Setup of run 1:
// milestone1
module milestone1 (
		input logic clock,                    
		input logic Resetn,
		input logic Enable,
		output	logic [17:0] SRAM_address,
		output 	logic [15:0] SRAM_write_data,
		output	logic SRAM_we_n,
		input		logic [15:0] SRAM_read_data,
		output   logic M1_end
);
For scale: ~8600 cells after synthesis, ~480 flip-flops, about 55 I/O pins, ~69000 um2 of cells after synthesis.
Settings: LEC_CHECK=0, ABC_AREA=1, CAP_MARGIN=20, CORE_MARGIN=2, CORE_UTILIZATION=70, CTS_CLUSTER_SIZE=72, SETUP_SLACK_MARGIN=-0.95, SLEW_MARGIN=20; clock period 13.0 ns.
run.sh (not shown) runs the stock make flow with config.mk's settings and CLKGATE_MAP_FILE=.
Ran to the end and failed final checks on negative setup slack: run 1.
diff inputs: run 1 => run 2
- swapping -0.95 for 4.14 in SETUP_SLACK_MARGIN
- clearing CTS_CLUSTER_SIZE, which used to be 72
- swapping 70 for 58 in CORE_UTILIZATION
- clearing ABC_AREA, which used to be 1
- swapping 13.0 for 14.4 in the clock period (ns, I/O delays scaled along)
==> results <==
Of run 1 and run 2, not a single run came through the flow clean.
No crash in run 2: every stage finished, but the layout fails its final checks due to negative setup slack.
Mux contribution to synthesized area is higher on run 2
Run 2: global-route usage over all layers 15 points below run 1
Against run 1, setup-violating endpoint count in the final report in run 2 fell by more than half.
Multi-input combinational gate total | run 2 below run 1
In run 2 the share of the final layout cell area in sequential cells turned out 0.25 points higher than in run 1.
Run 2 — routed wire length 17% lower, run 1 as reference
Diff run 1 -> run 2: clock-cell share of area -0.17 points, final area -about 1.5%.
#### Input delta (run 3 over run 2)
- SETUP_SLACK_MARGIN no longer set, was 4.14
- CORE_UTILIZATION now 66, was 58
- the clock period (ns, I/O delays scaled along) now 18.3, was 14.4
Findings:
Arrival time of the worst setup path sits higher in run 3 than in run 2.
Looking at detail-routed net length per standard cell, run 3 sits 3.1% higher than run 2 does.
Run 3 has more setup slack than run 2.
Taking run 2 as the reference, in run 3 wire length reported by the detailed router went down; biggest fanout along the worst timing path now larger.
Summary of run 3 over run 2: layout overhead on the synthesized area now smaller; HPWL after detailed placement now smaller; total non-filler cell area in the finished layout now smaller.
Run 3: PASS, flow complete, no timing, DRC or antenna violations

---

Starting RTL as in the previous note.
Design milestone1, start of the top module:
module milestone1 (
		input logic clock,                    
		input logic Resetn,
		input logic Enable,
		output	logic [17:0] SRAM_address,
		output 	logic [15:0] SRAM_write_data,
		output	logic SRAM_we_n,
		input		logic [15:0] SRAM_read_data,
		output   logic M1_end
);
logic SRAM_ready;
M1_state_type state;
logic [17:0] U_address; 
logic [17:0] V_address;
logic [17:0] Y_address;
logic [17:0] RGB_address;
logic [63:0] U_values;  
logic [63:0] V_values; 
logic [31:0] Y_values;  
logic [63:0] temp_U;  
logic [63:0] temp_V;  
logic [31:0] temp_prime;  
logic [7:0] Uprime_values;  
logic [7:0] Vprime_values;  
logic [31:0] RGB_values;  
logic [7:0] redo, rede, greeno, greene, blueo, bluee;  
logic [31:0] red_calc, green_calc, blue_calc;  
logic [31:0] Uprime_odd;  
logic [31:0] Vprime_odd;  
logic FC_check;  
logic [7:0] some_counter;  
logic [7:0] pic_end;  
logic [31:0] mult_op1, mult_op2, mult_op3, mult_op4, mult_op5, mult_op6, Mult_result1, Mult_result2, Mult_result3;  
logic [63:0] Mult_result1_long, Mult_result2_long, Mult_result3_long;  
always_ff @(posedge clock or negedge Resetn) begin
	if (~Resetn) begin
		state <= S_M1_IDLE;
		SRAM_address <= 18'h00000;
  ...
==> flow/config.mk <==
export PLATFORM = sky130hd
export DESIGN_NAME = milestone1
export DESIGN_NICKNAME = milestone1
export VERILOG_FILES = /design/flow/design.v
export SDC_FILE = /design/flow/constraint.sdc
export NUM_CORES = 4
export LEC_CHECK = 0
export CAP_MARGIN = 35
export CELL_PAD_IN_SITES_DETAIL_PLACEMENT = 2
export CELL_PAD_IN_SITES_GLOBAL_PLACEMENT = 1
export CORE_ASPECT_RATIO = 0.73
export CORE_MARGIN = 9
export CORE_UTILIZATION = 48
export GPL_ROUTABILITY_DRIVEN = 0
export GPL_TIMING_DRIVEN = 0
export MIN_ROUTING_LAYER = met1
export PLACE_DENSITY_LB_ADDON = 0.23
export SLEW_MARGIN = 35
==> flow/constraint.sdc <==
create_clock -name core_clock -period 21.9 [get_ports {clock}]
set_input_delay 4.3800 -clock core_clock [delete_from_list [all_inputs] [get_ports {clock}]]
set_output_delay 4.3800 -clock core_clock [all_outputs]
set_load 0.01 [all_outputs]
The starting point did not get past global routing (5_1_grt) with GRT-0232.
Rerun with:
Settings changed: ABC_AREA from default to 1, CAP_MARGIN 35 to 20, CELL_PAD_IN_SITES_DETAIL_PLACEMENT 2 to default, CELL_PAD_IN_SITES_GLOBAL_PLACEMENT 1 to default, CORE_ASPECT_RATIO 0.73 to default, CORE_MARGIN 9 to 2, CORE_UTILIZATION 48 to 70, GPL_ROUTABILITY_DRIVEN 0 to default, GPL_TIMING_DRIVEN 0 to default, MIN_ROUTING_LAYER met1 to default, PLACE_DENSITY_LB_ADDON 0.23 to default, SLEW_MARGIN 35 to 20.
Clock period 21.9 ns to 15.1 ns, I/O delays scaled along.
=>
- The changed run finished with capacitance limit, slew limit, setup timing left
- area after synthesis rises by 4.3%
- die size falls by 33%
- synthesized cell count rises by 18%
Rerun with:
Settings changed: ABC_AREA 1 to default, CORE_UTILIZATION 70 to 72, CTS_CLUSTER_DIAMETER from default to 45, CTS_CLUSTER_SIZE from default to 20, SETUP_SLACK_MARGIN from default to 3.55.
Clock period 15.1 ns to 13.9 ns, I/O delays scaled along.
What happened:
- Now the flow stopped in global routing (5_1_grt) with GRT-0232
- die area goes down by 6.7%
- synthesized area goes down by 4.1%
- synthesized cell count goes down by 15%
Rerun with:
Settings changed: CORE_UTILIZATION 72 to 40, CTS_CLUSTER_DIAMETER 45 to default, CTS_CLUSTER_SIZE 20 to default, SETUP_SLACK_MARGIN 3.55 to default.
Clock period 13.9 ns to 20.0 ns, I/O delays scaled along.
Outcome:
- The changed run ran to the end with no violations
- die size increases by well over a third
- area after synthesis stays the same
- synthesized cell count does not change
